==> run a <==
==> flow/design.v <==
module DCT(input clk,
           input signed[11:0]a0,a1,a2,a3,a4,a5,a6,a7,
           output reg signed[11:0]b0,b1,b2,b3,b4,b5,b6,b7);
  wire [11:0] c1 = 12'b011111011000;
  wire [11:0] c2 = 12'b011101100100;
  wire [11:0] c3 = 12'b011010100110;
  wire [11:0] c4 = 12'b010110101000;
  wire [11:0] c5 = 12'b010001110001;
  wire [11:0] c6 = 12'b001100001111;
  wire [11:0] c7 = 12'b000110001111;
  wire signed [11:0] f07,f0_7,f16,f1_6,f25,f2_5,f34,f3_4;
  wire signed [11:0] f0734,f07_34,f1625,f16_25;
  wire signed [11:0] sum,diff;
  wire signed [11:0] x0,x1,x2,x3,x4,x5,x6,x7;
  wire signed[23:0]m8,m9,m10,m11,m12,m13,m14,m15,m16,m17,m18,m19,m20,m21,m22,m23,m24,m25,m26,m27;
  wire signed [23:0] m0,m1,m2,m3,m4,m5,m6,m7;
  reg [11:0] r0[7:0],r1[7:0],r2[7:0],r3[7:0],r4[7:0],r5[7:0],r6[7:0],r7 [7:0];
  wire [2:0] count = 0;
  add_sub B1(f07,f0_7,a0,a7);
  add_sub B2(f16,f1_6,a1,a6);
  add_sub B3(f25,f2_5,a2,a5);
  add_sub B4(f34,f3_4,a3,a4);
  add_sub B5(f0734,f07_34,f07,f34);
  add_sub B6(f1625,f16_25,f16,f25);
  add_sub B7(sum,diff,f0734,f1625);
  multiplier M1(m0,sum,c4);
  multiplier M2(m4,diff,c4);
  multiplier M3(m8,f07_34,c2);
  multiplier M4(m9,f16_25,c6);
  assign m2 = m8+m9;
  multiplier M5(m10,f07_34,c6);
  multiplier M6(m11,f16_25,c2);
  assign m6 = m10-m11;
  multiplier M7(m12,f0_7,c1);
  multiplier M8(m13,f0_7,c3);
  multiplier M9(m14,f0_7,c5);
  multiplier M10(m15,f0_7,c7);
  multiplier M11(m16,f1_6,c1);
  multiplier M12(m17,f1_6,c3);
  multiplier M13(m18,f1_6,c5);
  multiplier M14(m19,f1_6,c7);
  multiplier M15(m20,f2_5,c1);
  multiplier M16(m21,f2_5,c3);
  multiplier M17(m22,f2_5,c5);
  multiplier M18(m23,f2_5,c7);
  multiplier M19(m24,f3_4,c1);
  multiplier M20(m25,f3_4,c3);
  multiplier M21(m26,f3_4,c5);
  multiplier M22(m27,f3_4,c7);
  assign m1 = m12+m17+m22+m27;
  assign m3 = m13-m19-m20-m26;
  assign m5 = m14-m16+m23+m25;
  assign m7 = m15-m18+m21-m24;
  assign x0 = m0>>12;
  assign x1 = m1>>12;
  assign x2 = m2>>12;
  assign x3 = m3>>12;  
  assign x4 = m4>>12;
  assign x5 = m5>>12;
  assign x6 = m6>>12;
  assign x7 = m7>>12;
  always @(posedge clk)begin
    {b0,b1,b2,b3,b4,b5,b6,b7} <= {x0,x1,x2,x3,x4,x5,x6,x7};
  end
endmodule
module add_sub(
  output reg [11:0] sum,diff,                                           
  input [11:0] x,y                                                      
    );
always @(x or y)
begin
  sum=x+y;
  diff=x-y;
end
endmodule
module multiplier(
  output reg [23:0]out,
  input signed[11:0] x,y
);
  always @(x,y)begin
    out = x*y;
  end
endmodule
module block_mem(input clk,reset,wr,
		 input [11:0] in1,in2,in3,in4,in5,in6,in7,in8,
                 output reg [11:0] out0,out1,out2,out3,out4,out5,out6,out7
		);
  reg [11:0] mem_block[63:0];
reg [2:0] x,y;
  always@(posedge clk)
begin
	if(reset)
	begin
		x=0;
		y=0;
	end
	else if(wr==1)
	begin
      mem_block[(x*8)+0]<= in1;
      mem_block[(x*8)+1]<= in2;
      mem_block[(x*8)+2]<= in3;
      mem_block[(x*8)+3]<= in4;
      mem_block[(x*8)+4]<= in5;
      mem_block[(x*8)+5]<= in6;
      mem_block[(x*8)+6]<= in7;
      mem_block[(x*8)+7]<= in8;
		x<=x+1;
	end
  else if(wr==1'b0)
	begin
		out0 <=mem_block[y];
      out1 <=mem_block[8+y];
      out2 <=mem_block[16+y];
      out3 <=mem_block[24+y];
      out4 <=mem_block[32+y];
      out5 <=mem_block[40+y];
      out6 <=mem_block[48+y];
      out7 <=mem_block[56+y];
		y<= y+1;
	end
end
endmodule
module Full_DCT(input clk,wr_1,wr_2,reset,
           input [11:0]a0,a1,a2,a3,a4,a5,a6,a7,
           output signed[11:0]b0,b1,b2,b3,b4,b5,b6,b7);
  wire [11:0] r0,r1,r2,r3,r4,r5,r6,r7;
  DCT uut(clk,a0,a1,a2,a3,a4,a5,a6,a7,r0,r1,r2,r3,r4,r5,r6,r7);
  reg [11:0] R0,R1,R2,R3,R4,R5,R6,R7;
  wire [11:0] m10,m11,m12,m13,m14,m15,m16,m17;
  wire [11:0] m20,m21,m22,m23,m24,m25,m26,m27;
  reg dwr_1,dwr_2;
  always @(posedge clk)begin
    dwr_1 <= wr_1;
  end
  block_mem M1(clk,reset,dwr_1,
               r0,r1,r2,r3,r4,r5,r6,r7,
		       m10,m11,m12,m13,m14,m15,m16,m17
		      );
  always @(*) begin
    case(dwr_1)
      1'b0 : begin
            R0 = m10;
            R1 = m11;
            R2 = m12;
            R3 = m13;
            R4 = m14;
            R5 = m15;
            R6 = m16;
            R7 = m17;
      end
      default :begin
            R0 = 0;
            R1 = 0;
            R2 = 0;
            R3 = 0;
            R4 = 0;
            R5 = 0;
            R6 = 0;
            R7 = 0;
      end
      endcase
  end
  DCT uut1(clk,R0,R1,R2,R3,R4,R5,R6,R7,b0,b1,b2,b3,b4,b5,b6,b7);
endmodule
==> flow/run.sh <==
#!/bin/bash
# the make line also repeats each setting of config.mk as NAME=value (left out here)
make -C /OpenROAD-flow-scripts/flow DESIGN_CONFIG=/design/flow/config.mk WORK_HOME=/design/flow/orfs CLKGATE_MAP_FILE= finish
==> flow/config.mk <==
export PLATFORM = sky130hd
export DESIGN_NAME = Full_DCT
export DESIGN_NICKNAME = Full_DCT
export VERILOG_FILES = /design/flow/design.v
export SDC_FILE = /design/flow/constraint.sdc
export NUM_CORES = 4
export LEC_CHECK = 0
export CAP_MARGIN = 15
export CORE_MARGIN = 2
export CORE_UTILIZATION = 72
export CTS_CLUSTER_DIAMETER = 98
export CTS_CLUSTER_SIZE = 37
export SLEW_MARGIN = 20
==> flow/constraint.sdc <==
create_clock -name core_clock -period 10.3 [get_ports {clk}]
set_input_delay 2.0600 -clock core_clock [delete_from_list [all_inputs] [get_ports {clk}]]
set_output_delay 2.0600 -clock core_clock [all_outputs]
set_load 0.01 [all_outputs]
==> inputs of run b, as changes to run a <==
- CAP_MARGIN: 15 -> 20
- CORE_UTILIZATION: 72 -> 57
- CTS_CLUSTER_DIAMETER: 98 -> default
- CTS_CLUSTER_SIZE: 37 -> default
- SETUP_SLACK_MARGIN: default -> 2.23
==> flow/constraint.sdc (replaced) <==
create_clock -name core_clock -period 11.9 [get_ports {clk}]
set_input_delay 2.3800 -clock core_clock [delete_from_list [all_inputs] [get_ports {clk}]]
set_output_delay 2.3800 -clock core_clock [all_outputs]
set_load 0.01 [all_outputs]
==> summary of the runs <==
- Run a failed in global routing on GRT-0116. Run b finished but fails on negative setup slack.
- In area after synthesis, run b and run a do not differ.
- Between run b and run a, the lower die size is in run a (gap about 26%, measured against run a).
- Synthesized cell count is the same in run b and run a.
==> figures <==
| metric | run a | run b |
|---|---|---|
| # Post-CTS Setup Buffers | 211 | 122 |
| Outcome | stopped before the end | complete, but fails checks |
| Stage where the flow stopped | global routing | - |
| Violated checks | - | negative setup slack |
| Hold bufs inserted after CTS | 0 | 0 |
| I/O pin count | 196 | 196 |
| Initial Util | 0.7241 | 0.5717 |
| Quantity of I/O buffers inserted on ports | 194 | 194 |
| Row cnt | 173 | 195 |
| Post-synthesis share of cell area spent on full adders, half adders and majority gates | 0.4857 | 0.4857 |
| DP Worst Slack | -3.258 ns | -1.850 ns |
| Chip Footprint | 227400 um^2 | 286700 um^2 |
| Die outline height | 476.8 um | 535.4 um |
| CTS HTree Levels | 2 | 3 |
| HPWL after DPL | 486.3 mm | 445.0 mm |
| Dominant register cell | sky130_fd_sc_hd__edfxtp_1 | sky130_fd_sc_hd__edfxtp_1 |
| Netlist cell types | 94 | 94 |
| DIE WIDTH | 476.8 um | 535.4 um |
| Number of buffers added by the clock tree synthesis step | 42 | 99 |
| Final GP Congestion | 1.105 | 1.021 |
| Fraction of synthesized cell area in xor and xnor cells | 0.06949 | 0.06949 |
| Core Area | 222300 um^2 | 281600 um^2 |
| Instance count after placement with tap cells included | 21530 | 21100 |
| Number of resized instances in the post-cts repair step | 1011 | 728 |
| Placed cell areas | 192600 um^2 | 184600 um^2 |

* * *

==> inputs of v2 <==
Starts from the design.v that is shown in full above.
export LEC_CHECK = 0
export ABC_AREA = 1
export CAP_MARGIN = 20
export CORE_MARGIN = 2
export CORE_UTILIZATION = 68
export CTS_CLUSTER_DIAMETER = 210
export MAX_ROUTING_LAYER = met4
export SLEW_MARGIN = 20
create_clock -name core_clock -period 7.12 [get_ports {clk}]
run.sh (not shown) runs the stock make flow with config.mk's settings and CLKGATE_MAP_FILE=.
==> inputs of v37, as changes to v2 <==
==> flow/config.mk (replaced) <==
export PLATFORM = sky130hd
export DESIGN_NAME = Full_DCT
export DESIGN_NICKNAME = Full_DCT
export VERILOG_FILES = /design/flow/design.v
export SDC_FILE = /design/flow/constraint.sdc
export NUM_CORES = 4
export LEC_CHECK = 0
export CAP_MARGIN = 20
export CORE_MARGIN = 2
export CORE_UTILIZATION = 9
export SLEW_MARGIN = 20
==> flow/constraint.sdc (replaced) <==
create_clock -name core_clock -period 19.7 [get_ports {clk}]
set_input_delay 3.9400 -clock core_clock [delete_from_list [all_inputs] [get_ports {clk}]]
set_output_delay 3.9400 -clock core_clock [all_outputs]
set_load 0.01 [all_outputs]
==> inputs of v31, as changes to v2 <==
==> flow/config.mk (replaced) <==
export PLATFORM = sky130hd
export DESIGN_NAME = Full_DCT
export DESIGN_NICKNAME = Full_DCT
export VERILOG_FILES = /design/flow/design.v
export SDC_FILE = /design/flow/constraint.sdc
export NUM_CORES = 4
export LEC_CHECK = 0
export CAP_MARGIN = 20
export CORE_MARGIN = 2
export CORE_UTILIZATION = 72
export CTS_CLUSTER_DIAMETER = 232
export CTS_CLUSTER_SIZE = 34
export PLACE_DENSITY_LB_ADDON = 0.05
export SETUP_SLACK_MARGIN = 3.48
export SLEW_MARGIN = 20
==> flow/constraint.sdc (replaced) <==
create_clock -name core_clock -period 12.1 [get_ports {clk}]
set_input_delay 2.4200 -clock core_clock [delete_from_list [all_inputs] [get_ports {clk}]]
set_output_delay 2.4200 -clock core_clock [all_outputs]
set_load 0.01 [all_outputs]
==> comparison <==
v31 ended with an error in global routing (GRT-0232). v2 aborted during global routing on GRT-0116. v37 completed without violations. Die size, lowest first: v31, v2, v37. In v2 the synthesized area is larger than in v31, by about 3.5%. Against v37, the synthesized cell count of v2 is higher by 20%.
==> figures <==
quantity                                                                                v2           v37                     v31
Result of the run                                                   stopped before the end  timing/DRC/antenna clean  stopped before the end
Last stage reached                                                          global routing             -          global routing
Cell resize tally after clock tree synthesis                                          1087             0                     659
Post-placement cell area                                                       213400 um^2   194100 um^2             180900 um^2
Floorplan net count                                                                  23340         20350                   20350
Chip footprint                                                                 249100 um^2  1799000 um^2             227400 um^2
Max H-tree Level                                                                         3             3                       2
Area of the core                                                               243500 um^2  1785000 um^2             222300 um^2
Pre-CTS setup slack                                                               -4416 ps       2312 ps                -1734 ps
Buffers from clock root to sink, at most                                                 3             4                       3
Initial core utilization                                                            68.47%        9.017%                  72.41%
Yosys simple share                                                                  8.739%        5.612%                  5.612%
Placed cells                                                                         26040         39220                   19980
Setup repair bufs after CTS                                                            187             0                     130
Post-DP HPWL                                                                     525600 um     437400 um               449100 um
Synthesized chip area reported by yosys                                        166700 um^2   161000 um^2             161000 um^2
Die Y-Extent                                                                      499.1 um       1341 um                476.8 um
Post-synthesis share of cell area spent on and-or and or-and gates                  9.101%        7.559%                  7.559%
Syn Inst Count                                                                       18270         15280                   15280

* * *

==> inputs of job 1147 <==
Starts from the design.v that is shown in full above.
==> flow/config.mk <==
export PLATFORM = sky130hd
export DESIGN_NAME = Full_DCT
export DESIGN_NICKNAME = Full_DCT
export VERILOG_FILES = /design/flow/design.v
export SDC_FILE = /design/flow/constraint.sdc
export NUM_CORES = 4
export LEC_CHECK = 0
export CAP_MARGIN = 20
export CORE_MARGIN = 2
export CORE_UTILIZATION = 40
export SLEW_MARGIN = 20
==> flow/constraint.sdc <==
create_clock -name core_clock -period 14.5 [get_ports {clk}]
set_input_delay 2.9000 -clock core_clock [delete_from_list [all_inputs] [get_ports {clk}]]
set_output_delay 2.9000 -clock core_clock [all_outputs]
set_load 0.01 [all_outputs]
==> job 126 (differences from job 1147) <==
--- a/flow/config.mk
+++ b/flow/config.mk
@@ -8,4 +8,4 @@
 export CAP_MARGIN = 20
 export CORE_MARGIN = 2
-export CORE_UTILIZATION = 40
+export CORE_UTILIZATION = 58
 export SLEW_MARGIN = 20
==> flow/constraint.sdc (replaced) <==
create_clock -name core_clock -period 13.9 [get_ports {clk}]
set_input_delay 2.7800 -clock core_clock [delete_from_list [all_inputs] [get_ports {clk}]]
set_output_delay 2.7800 -clock core_clock [all_outputs]
set_load 0.01 [all_outputs]
==> run summary <==
yosys + openroad results -> outcome=finished clean, # Taps=between 3,000 and 4,000, drt wl/cell=approximately 24 um, R2R Setup Slk=approximately 0.55 ns, Slew @ Worst Pin=1.25 ns, placed cell area=roughly 170,000 um2, final WL=490,000 um, fmax=~74 MHz, routed wl met3=around 26,000 um, drt pass-1 iters=6
The numbers above come from job 126.

==> run summary <==
yosys + openroad results -> routed wl met3=between 20,000 and 25,000 um, R2R Setup Slk=roughly 1.3 ns, fmax=71.1 MHz, final WL=roughly 460,000 um, placed cell area=approximately 170,000 um2, drt pass-1 iters=8, outcome=finished clean, drt wl/cell=21.3 um, # Taps=approximately 5,300, Slew @ Worst Pin=1.15 ns
The numbers above come from job 1147.


* * *

==> inputs of v7 <==
// Full_DCT: RTL as listed in full above, without the edits since
clock: 10.1 ns
lec_check: 0
cap_margin: 20
core_aspect_ratio: 0.53
core_margin: 2
core_utilization: 70
cts_cluster_size: 34
place_density_lb_addon: 0.0
setup_slack_margin: 2.85
slew_margin: 20
==> v36: changes against v7 <==
CTS_CLUSTER_SIZE = 37   (was 34)
PLACE_DENSITY_LB_ADDON = 0.18   (was 0.0)
SETUP_SLACK_MARGIN = 2.23   (was 2.85)
==> flow/constraint.sdc (replaced) <==
create_clock -name core_clock -period 12.3 [get_ports {clk}]
set_input_delay 2.4600 -clock core_clock [delete_from_list [all_inputs] [get_ports {clk}]]
set_output_delay 2.4600 -clock core_clock [all_outputs]
set_load 0.01 [all_outputs]
==> v23: changes against v7 <==
CORE_ASPECT_RATIO = not set   (was 0.53)
CORE_UTILIZATION = 23   (was 70)
CTS_CLUSTER_SIZE = not set   (was 34)
PLACE_DENSITY_LB_ADDON = not set   (was 0.0)
SETUP_SLACK_MARGIN = not set   (was 2.85)
==> flow/constraint.sdc (replaced) <==
create_clock -name core_clock -period 14.5 [get_ports {clk}]
set_input_delay 2.9000 -clock core_clock [delete_from_list [all_inputs] [get_ports {clk}]]
set_output_delay 2.9000 -clock core_clock [all_outputs]
set_load 0.01 [all_outputs]
==> Slide: Implementation Results <==
Implementation Results

Global route
  • GR met2 Demand/Resource: 93.3%

Die
  • Die width: 663 um
  • Placeable core area: 0.229 sq mm
  • Total number of placement rows: 128
  • Vertical die dimension: 353 um
  • Chip Area: 0.234 sq mm

Status
  • First Error: [ERROR GRT-0232] Routing congestion too high. Check the congestion heatmap in the GUI.
  • Result of the run: aborted with a tool error
  • Stop stage: global routing (5_1_grt)

CTS
  • Buffers from clock root to sink, at most: 3
(the above is from v7)
==> Slide: Implementation Results <==
Run Summary

Die
  • Chip Area: 0.707 sq mm
  • Total number of placement rows: 307
  • Placeable core area: 0.698 sq mm
  • Die width: 841 um
  • Vertical die dimension: 841 um

Final timing
  • Final Max-Slew Violation Tally: 0

Placement
  • Buffers on Ports: 194

CTS
  • Clock buffer count from CTS: 115
  • Buffers from clock root to sink, at most: 4

Final layout
  • Final-layout non-clock buffer area share: 3.31%

Status
  • Result of the run: complete, no violations

Worst setup path
  • Source of the worst register-to-register timing path: dwr_1
  • Launch point of the critical path: a4[0]
(the above is from v23)
==> Slide: Implementation Results <==
Run Summary

Status
  • Result of the run: complete, but fails checks
  • Reasons for failing layout checks: negative setup slack

Final timing
  • Final Setup Violations: 18
  • Smallest setup slack after layout: -0.505 ns

Die
  • Die width: 663 um
  • Chip Area: 0.234 sq mm
  • Total number of placement rows: 128
  • Vertical die dimension: 353 um

CTS
  • Buffers from clock root to sink, at most: 3
(the above is from v36)
